run A:
==> flow/design.v (excerpt) <==
  module cfs_aligner#(
    parameter ALGN_DATA_WIDTH = 32,
    parameter FIFO_DEPTH      = 8,
    localparam int unsigned APB_ADDR_WIDTH    = 16,
    localparam int unsigned APB_DATA_WIDTH    = 32,
    localparam int unsigned ALGN_OFFSET_WIDTH = ALGN_DATA_WIDTH <= 8 ? 1 : $clog2(ALGN_DATA_WIDTH/8),
    localparam int unsigned ALGN_SIZE_WIDTH   = $clog2(ALGN_DATA_WIDTH/8)+1
  ) (
    input wire clk,
    input wire reset_n,
    input wire[APB_ADDR_WIDTH-1:0]    paddr,
    input wire                        pwrite,
    input wire                        psel,
    input wire                        penable,
    input wire[APB_DATA_WIDTH-1:0]    pwdata,
    output wire                       pready,
    output reg[APB_DATA_WIDTH-1:0]    prdata,
    output reg                        pslverr,
    input                             md_rx_valid,
    input[ALGN_DATA_WIDTH-1:0]        md_rx_data,
    input[ALGN_OFFSET_WIDTH-1:0]      md_rx_offset,
    input[ALGN_SIZE_WIDTH-1:0]        md_rx_size,
    output reg                        md_rx_ready,
    output reg                        md_rx_err,
    output reg                        md_tx_valid,
    output reg[ALGN_DATA_WIDTH-1:0]   md_tx_data,
    output reg[ALGN_OFFSET_WIDTH-1:0] md_tx_offset,
    output reg[ALGN_SIZE_WIDTH-1:0]   md_tx_size,
    input                             md_tx_ready,
    input                             md_tx_err,
    output reg                        irq
  );
Settings: LEC_CHECK=0, CAP_MARGIN=35, CELL_PAD_IN_SITES_DETAIL_PLACEMENT=2, CORE_MARGIN=4, CORE_UTILIZATION=35, CTS_CLUSTER_DIAMETER=27, GPL_ROUTABILITY_DRIVEN=0, HOLD_SLACK_MARGIN=0.11, SLEW_MARGIN=25, TNS_END_PERCENT=45; clock period 11.0 ns.
run.sh (not shown) runs the stock make flow with config.mk's settings and CLKGATE_MAP_FILE=.
Run A did not stop at any stage, and its layout met the timing, DRC and antenna checks.
What run B does differently from run A at the input level:
- removing GPL_ROUTABILITY_DRIVEN (formerly 0)
- removing CTS_CLUSTER_DIAMETER (formerly 27)
- changing CAP_MARGIN from 35 to 20
- changing SLEW_MARGIN from 25 to 20
- changing CORE_UTILIZATION from 35 to 66
- changing CORE_MARGIN from 4 to 2
- removing HOLD_SLACK_MARGIN (formerly 0.11)
- removing TNS_END_PERCENT (formerly 45)
- removing CELL_PAD_IN_SITES_DETAIL_PLACEMENT (formerly 2)
- changing the clock period (ns, I/O delays scaled along) from 11.0 to 4.98
## What came out
Run B: complete, dirty (setup timing). Run B vs. run A: area overhead of the layout relative to synthesis shrank by 7.6 points; design area went down about 6%.
Input-level comparison between run C and run B:
- setting ABC_AREA to 1 for the first time
- changing CORE_UTILIZATION from 66 to 72
- changing SLEW_MARGIN from 20 to 40
- changing the clock period (ns, I/O delays scaled along) from 4.98 to 5.68
[summary]
- Run C closes out successfully: all stages finished, all timing, DRC and antenna checks passed.
- The synthesized instance count in run C sits 26% above the value recorded for run B.
- Run C vs run B, sequential share of layout area went up by 1.3 points.
- Diff run B -> run C | number of vias per cell after detailed routing | down slightly
- From run B to run C the numbers moved as follows: area of the core went down 0.0038 mm^2; global-route wire length before repair went up 21 mm; routed wire length went up about 15%; worst hold slack across all endpoints went up 240 ps; synthesized chip area reported by yosys went up 1.1%.
- What run B reported for number of global-route vias before repair has to be multiplied by 1.14 to get the figure for run C.
- Relative to run B, number of rows in the core area has gone down in run C.
Changes in run D relative to run C:
- putting PLACE_DENSITY at 0.66 where nothing was set
- swapping 40 for 5 in SLEW_MARGIN
- swapping 5.68 for 6.25 in the clock period (ns, I/O delays scaled along)
[summary]
Of run C and run D, only run C finishes the flow clean. Re final-layout fill cell count: run C and run D aren't equal, and the higher value belongs to run D. For number of ordinary inverters in the final layout, run D and run C come out practically identical. Delta (run D minus run C): final worst setup slack now smaller. Data arrival at the endpoint of the critical path in run D is 650 ps above run C. Summary of run D over run C: relative area of clock buffers and inverters in the final design increased 0.39 points, hold slack increased 22 ps, global routing usage on met1 decreased 4.1 points, number of nets in the final layout decreased 21, sequential share of layout area increased 0.16 points. On design area, run C tracks run D almost exactly.

========
Setup of umber:
cfs_aligner again, from the RTL that the note above started with.
make LEC_CHECK=0 CAP_MARGIN=20 CORE_ASPECT_RATIO=0.89 CORE_MARGIN=2 CORE_UTILIZATION=72 CTS_CLUSTER_DIAMETER=205 CTS_CLUSTER_SIZE=20 PLACE_DENSITY_LB_ADDON=0.04 SETUP_SLACK_MARGIN=1.11 SLEW_MARGIN=20 finish   # period 3.88 ns
Status: umber FAILED at global routing (5_1_grt) (tool error)
diff inputs: umber => fjord
Settings: removing CORE_ASPECT_RATIO (formerly 0.89); removing CTS_CLUSTER_DIAMETER (formerly 205).
fjord: it failed during clock tree synthesis (4_1_cts), and the tool reported DPL-0033.
The number of placed cells counting well taps of fjord is higher than that of umber.
Comparing fjord against umber, there is no change at all in tally of buffers added on design ports.
Of fjord and umber, the run reporting the higher die span in x was umber.
Modified inputs, ember compared to fjord
Settings: CTS_CLUSTER_SIZE: 20 -> unset; PLACE_DENSITY_LB_ADDON: 0.04 -> unset; SETUP_SLACK_MARGIN: 1.11 -> unset; CORE_UTILIZATION: 72 -> 40; the clock period (ns, I/O delays scaled along): 3.88 -> 8.62.
Results
ember: flow completed, timing, DRC and antenna clean
Compared with fjord, area of placed instances in ember decreased by a little under 10%.
fjord and ember ended up with roughly the same share of flip-flops with an asynchronous set or reset.
Y dimension of the die for ember is higher than for fjord.
ember and fjord ended up with nearly the same synthesis area per yosys.
When the final numbers for ember and fjord were put side by side, the chip area turned out to be smaller in fjord.
Row placeable core region: ember higher / fjord lower

========
== v33 ==
Starting RTL as in the previous note.
clock: 11.0 ns
lec_check: 0
cap_margin: 5
cell_pad_in_sites_detail_placement: 2
core_margin: 2
core_utilization: 40
cts_cluster_diameter: 27
gpl_routability_driven: 0
hold_slack_margin: 0.11
slew_margin: 25
tns_end_percent: 45
v33 completed; timing, DRC and antenna clean
diff inputs: v33 => v31
--- a/flow/config.mk
+++ b/flow/config.mk
@@ -7,10 +7,9 @@
 export LEC_CHECK = 0
 export CAP_MARGIN = 5
-export CELL_PAD_IN_SITES_DETAIL_PLACEMENT = 2
 export CORE_MARGIN = 2
 export CORE_UTILIZATION = 40
 export CTS_CLUSTER_DIAMETER = 27
-export GPL_ROUTABILITY_DRIVEN = 0
+export GPL_ROUTABILITY_DRIVEN = 1
 export HOLD_SLACK_MARGIN = 0.11
-export SLEW_MARGIN = 25
-export TNS_END_PERCENT = 45
+export SLEW_MARGIN = 20
+export TNS_END_PERCENT = 50
==> flow/constraint.sdc <==
create_clock -name core_clock -period 10.0 [get_ports {clk}]
set_input_delay 2.0000 -clock core_clock [delete_from_list [all_inputs] [get_ports {clk}]]
set_output_delay 2.0000 -clock core_clock [all_outputs]
set_load 0.01 [all_outputs]
==> comparison <==
Summary of v31 over v33: number of antenna cells inserted now smaller; reg-to-reg setup timing slack now larger; signed area change from the synthesized netlist to the final layout now smaller; die outline area comparable; met1 usage now smaller.
From v33 to v31 the numbers moved as follows: worst clock skew -0.036 ns; final-stage net count -10.
For v31, the endpoint of the worst setup timing path was md_rx_ready, unlike v33, where it was core.ctrl.push_data[36].
Routed wire length on met3, v31 and v33, higher one = v33.
Sort v31 and v33 by pre-CTS setup slack desc -> top: v33
For wire length of the first global-routing pass, dividing the value from v31 by the value from v33 gives 0.69.
## Diff of input files: v40 against v31
==> flow/config.mk <==
export PLATFORM = sky130hd
export DESIGN_NAME = cfs_aligner
export DESIGN_NICKNAME = cfs_aligner
export VERILOG_FILES = /design/flow/design.v
export SDC_FILE = /design/flow/constraint.sdc
export NUM_CORES = 4
export LEC_CHECK = 0
export CAP_MARGIN = 20
export CORE_MARGIN = 2
export CORE_UTILIZATION = 72
export CTS_CLUSTER_SIZE = 40
export PLACE_DENSITY = 0.66
export SLEW_MARGIN = 20
==> flow/constraint.sdc <==
create_clock -name core_clock -period 4.81 [get_ports {clk}]
set_input_delay 0.9620 -clock core_clock [delete_from_list [all_inputs] [get_ports {clk}]]
set_output_delay 0.9620 -clock core_clock [all_outputs]
set_load 0.01 [all_outputs]
Results
In v40 the implementation completed, yet the final layout does not meet the checks, the culprit being negative setup slack. From v31 to v40, flip-flop count did not move at all. Number of non-filler instances in the completed layout: v40 vs v31 down 450. In v40 relative to v31, total of clock buffers placed in the layout had gone down by more than half. v40 vs v31: total stage count of the critical path up in v40. Post-route cell area went down by a few percent going from v31 to v40. v31 → v40: number of levels the H-tree was split into shows a reduction of 1, met2 usage in global routing now sits higher, routed wire length rose about 30%.
Edits applied to the flow inputs when going from v40 to v12:
--- a/flow/config.mk
+++ b/flow/config.mk
@@ -8,6 +8,5 @@
 export CAP_MARGIN = 20
 export CORE_MARGIN = 2
-export CORE_UTILIZATION = 72
+export CORE_UTILIZATION = 66
 export CTS_CLUSTER_SIZE = 40
-export PLACE_DENSITY = 0.66
 export SLEW_MARGIN = 20
==> flow/constraint.sdc <==
create_clock -name core_clock -period 5.84 [get_ports {clk}]
set_input_delay 1.1680 -clock core_clock [delete_from_list [all_inputs] [get_ports {clk}]]
set_output_delay 1.1680 -clock core_clock [all_outputs]
set_load 0.01 [all_outputs]
Findings:
Per the final summary, v12 finished and its layout is clean on timing, DRC and antenna. v12 reports a higher worst hold slack than v40 does. Global routing met3 resource utilization was higher in v40 than in v12. Going from v40 to v12, share of the cycle needed by the critical path after routing fell by 20 points, routed via count went down 16%, final cell count now smaller, post-route standard cell area excluding fillers fell by 5.1%.
Changes in v59 relative to v12:
--- a/flow/config.mk
+++ b/flow/config.mk
@@ -8,5 +8,6 @@
 export CAP_MARGIN = 20
 export CORE_MARGIN = 2
-export CORE_UTILIZATION = 66
-export CTS_CLUSTER_SIZE = 40
+export CORE_UTILIZATION = 72
+export CTS_CLUSTER_SIZE = 49
+export SETUP_SLACK_MARGIN = 1.14
 export SLEW_MARGIN = 20
==> flow/constraint.sdc <==
create_clock -name core_clock -period 4.98 [get_ports {clk}]
set_input_delay 0.9960 -clock core_clock [delete_from_list [all_inputs] [get_ports {clk}]]
set_output_delay 0.9960 -clock core_clock [all_outputs]
set_load 0.01 [all_outputs]
Results
- v12 finished all stages; the layout is clean.
- In v59 the implementation ran to completion but is not tape-out ready, as the final checks report negative setup slack.
- On v59: final count of negative-setup-slack endpoints is 1 higher than what v12 gave.
- Setup slack in v59 is smaller than in v12.
- v59: number of non-clock buffers in the layout higher than v12
- Average cell area after synthesis came out exactly the same in v59 and v12.
- Against v12 as the reference, v59 delivers a lower die size.
- Against v12, v59 comes in 8.7% higher on final area.
- Comparing utilization for v59 and v12, the smaller number came from v12.

========
## run a
cfs_aligner again, from the RTL that the note above started with.
==> flow/design.v (excerpt) <==
  module cfs_aligner#(
    parameter ALGN_DATA_WIDTH = 32,
    parameter FIFO_DEPTH      = 8,
    localparam int unsigned APB_ADDR_WIDTH    = 16,
    localparam int unsigned APB_DATA_WIDTH    = 32,
    localparam int unsigned ALGN_OFFSET_WIDTH = ALGN_DATA_WIDTH <= 8 ? 1 : $clog2(ALGN_DATA_WIDTH/8),
    localparam int unsigned ALGN_SIZE_WIDTH   = $clog2(ALGN_DATA_WIDTH/8)+1
  ) (
    input wire clk,
    input wire reset_n,
    input wire[APB_ADDR_WIDTH-1:0]    paddr,
    input wire                        pwrite,
    input wire                        psel,
    input wire                        penable,
    input wire[APB_DATA_WIDTH-1:0]    pwdata,
    output wire                       pready,
    output reg[APB_DATA_WIDTH-1:0]    prdata,
    output reg                        pslverr,
    input                             md_rx_valid,
    input[ALGN_DATA_WIDTH-1:0]        md_rx_data,
    input[ALGN_OFFSET_WIDTH-1:0]      md_rx_offset,
    input[ALGN_SIZE_WIDTH-1:0]        md_rx_size,
    output reg                        md_rx_ready,
    output reg                        md_rx_err,
    output reg                        md_tx_valid,
    output reg[ALGN_DATA_WIDTH-1:0]   md_tx_data,
    output reg[ALGN_OFFSET_WIDTH-1:0] md_tx_offset,
    output reg[ALGN_SIZE_WIDTH-1:0]   md_tx_size,
    input                             md_tx_ready,
    input                             md_tx_err,
    output reg                        irq
  );
Settings: LEC_CHECK=0, CAP_MARGIN=20, CORE_MARGIN=2, CORE_UTILIZATION=72, CTS_CLUSTER_DIAMETER=26, CTS_CLUSTER_SIZE=49, PLACE_DENSITY=0.64, SETUP_SLACK_MARGIN=1.14, SLEW_MARGIN=20; clock period 4.98 ns.
Flow for run a halted at 5_1_grt, error code GRT-0116.
#### Input delta (run b over run a)
- SETUP_SLACK_MARGIN no longer set, was 1.14
- PLACE_DENSITY no longer set, was 0.64
- CORE_UTILIZATION now 63, was 72
- CTS_CLUSTER_DIAMETER no longer set, was 26
- CTS_CLUSTER_SIZE no longer set, was 49
[summary]
- Run b | status: complete | timing, DRC, antenna: pass
- Comparing run a against run b, there is no change at all in aoi/oai-family share of the synthesized area.
- Re final weighted congestion in routability-driven placement: run a was higher than run b.
- [compare] base=run a new=run b: number of top-level pins held, number of setup buffers added after CTS shows a reduction of 99.
- Delta (run b minus run a): clock buffer count from CTS lower; post-cts sizing count lower.

========
cfs_aligner again, from the RTL that the note above started with.
clock: 4.81 ns
lec_check: 0
cap_margin: 15
core_margin: 2
core_utilization: 72
cts_cluster_diameter: 25
cts_cluster_size: 40
hold_slack_margin: -0.05
place_density: 0.66
setup_slack_margin: 1.39
slew_margin: 20
The first run did not get past global routing.
Change:
Settings changed: CTS_CLUSTER_DIAMETER 25 to 52.
Result:
- The new run produced a layout that fails on setup timing
- synthesized area stays the same
- synthesized cell count is unchanged
- die area is unchanged
Change:
Settings changed: CAP_MARGIN 15 to 20, CORE_UTILIZATION 72 to 11, CTS_CLUSTER_DIAMETER 52 to unset, CTS_CLUSTER_SIZE 40 to unset, HOLD_SLACK_MARGIN -0.05 to unset, PLACE_DENSITY 0.66 to unset, SETUP_SLACK_MARGIN 1.39 to unset.
Clock period 4.81 ns to 11.8 ns, I/O delays scaled along.
- With this change the flow finished clean
- clock skew fell by 0.019 ns
- final cell count rose by 89%
- setup slack improves by 2.4 ns
- wire length fell by 13%
- design area rose by 2.5%
Change:
Settings changed: ABC_AREA set to 1, CORE_UTILIZATION 11 to 66, SLEW_MARGIN 20 to 5.
Clock period 11.8 ns to 5.68 ns, I/O delays scaled along.
What happened: Setup slack got worse by 1.8 ns; routed wire length went down by roughly a tenth; hold slack got worse by 0.017 ns.

========
== run 1 ==
Starting RTL as in the previous note.
make LEC_CHECK=0 CAP_MARGIN=20 CORE_MARGIN=2 CORE_UTILIZATION=40 CTS_CLUSTER_DIAMETER=27 GPL_ROUTABILITY_DRIVEN=0 HOLD_SLACK_MARGIN=0.11 SLEW_MARGIN=20 finish   # period 10.0 ns
Per the final summary, run 1 finished and its layout is clean on timing, DRC and antenna.
--- input diff run 1..run 2 ---
--- a/flow/config.mk
+++ b/flow/config.mk
@@ -11,3 +10,0 @@
-export CTS_CLUSTER_DIAMETER = 27
-export GPL_ROUTABILITY_DRIVEN = 0
-export HOLD_SLACK_MARGIN = 0.11
==> flow/constraint.sdc <==
create_clock -name core_clock -period 7.39 [get_ports {clk}]
set_input_delay 1.4780 -clock core_clock [delete_from_list [all_inputs] [get_ports {clk}]]
set_output_delay 1.4780 -clock core_clock [all_outputs]
set_load 0.01 [all_outputs]
Run 2 ends up with a met2 usage that is 0.92 points higher than in run 1.
Between run 1 and run 2, the register share of the cell area is lower for run 1.
On number of fill cells in the layout: between run 1 and run 2, it ends up higher for run 2.
In the reports for run 1 and run 2, the larger clock-buffer cell count belongs to run 1.
Per the comparison of run 2 with run 1, number of cells on the worst reg-to-reg path lost 3; number of distinct standard cells referenced by the synthesized netlist neither gained nor lost much; starting DRC count in detailed routing lost 564; area occupied by registers neither gained nor lost much.
## Diff of input files: run 3 against run 2
--- a/flow/config.mk
+++ b/flow/config.mk
@@ -8,0 +9 @@
+export CORE_ASPECT_RATIO = 0.63
@@ -10,0 +12,2 @@
+export GPL_ROUTABILITY_DRIVEN = 0
+export SETUP_SLACK_MARGIN = 2.5
@@ -11,0 +15 @@
+export TNS_END_PERCENT = 40
==> flow/constraint.sdc <==
create_clock -name core_clock -period 10.0 [get_ports {clk}]
set_input_delay 2.0000 -clock core_clock [delete_from_list [all_inputs] [get_ports {clk}]]
set_output_delay 2.0000 -clock core_clock [all_outputs]
set_load 0.01 [all_outputs]
Results
- Run 3 was carried through to the last stage, and its layout satisfied the timing, DRC and antenna checks.
- Run 2 ran to completion and came out clean on the timing, DRC and antenna checks.
- Run 3 vs. run 2: buffer count excluding the clock tree in the final layout went down by 7.0%.
- Comparing the two runs side by side, run 3 comes out ahead of run 2 on wire length of the first global-routing pass.
- The post-placement cell count of run 2 and that of run 3 are within noise of each other.
- Comparing run 2 against run 3, there is no change at all in area fraction in and, or, nand and nor cells.
- Run 2 has a lower highest net fanout along the worst path than run 3.
Relative to run 3, the following input files were edited for run 4:
--- a/flow/config.mk
+++ b/flow/config.mk
@@ -8,2 +8,2 @@
-export CAP_MARGIN = 20
-export CORE_ASPECT_RATIO = 0.63
+export CAP_MARGIN = 5
+export CELL_PAD_IN_SITES_DETAIL_PLACEMENT = 2
@@ -12,2 +12,3 @@
-export GPL_ROUTABILITY_DRIVEN = 0
-export SETUP_SLACK_MARGIN = 2.5
+export CTS_CLUSTER_DIAMETER = 27
+export GPL_ROUTABILITY_DRIVEN = 1
+export HOLD_SLACK_MARGIN = 0.11
@@ -15 +16 @@
-export TNS_END_PERCENT = 40
+export TNS_END_PERCENT = 45
- Run 4 finished every stage and its layout cleared the timing, DRC and antenna checks.
- Count of clock-buffer cells in the layout came out higher on run 4 than on run 3.
- Going from run 3 to run 4, initial cell density of the core now sits lower, fmax went down 17%, final instance area increased about 11%, wire length of the first global-routing pass climbed about 40%, wire length reported by the detailed router climbed about 44%.
- Looking at proportion of final cell area spent on non-clock buffers, run 4 sits 0.38 points lower than run 3 does.
Input-level comparison between run 5 and run 4:
--- a/flow/config.mk
+++ b/flow/config.mk
@@ -8 +8 @@
-export CAP_MARGIN = 5
+export CAP_MARGIN = 35
@@ -10,2 +10,2 @@
-export CORE_MARGIN = 2
-export CORE_UTILIZATION = 40
+export CORE_MARGIN = 4
+export CORE_UTILIZATION = 35
@@ -15 +15,2 @@
-export SLEW_MARGIN = 20
+export MAX_ROUTING_LAYER = met4
+export SLEW_MARGIN = 25
==> flow/constraint.sdc <==
create_clock -name core_clock -period 11.0 [get_ports {clk}]
set_input_delay 2.2000 -clock core_clock [delete_from_list [all_inputs] [get_ports {clk}]]
set_output_delay 2.2000 -clock core_clock [all_outputs]
set_load 0.01 [all_outputs]
--- outcome ---
Final-layout worst hold slack ends up lower on run 4.
Diff run 4 -> run 5: wire length stayed essentially flat.
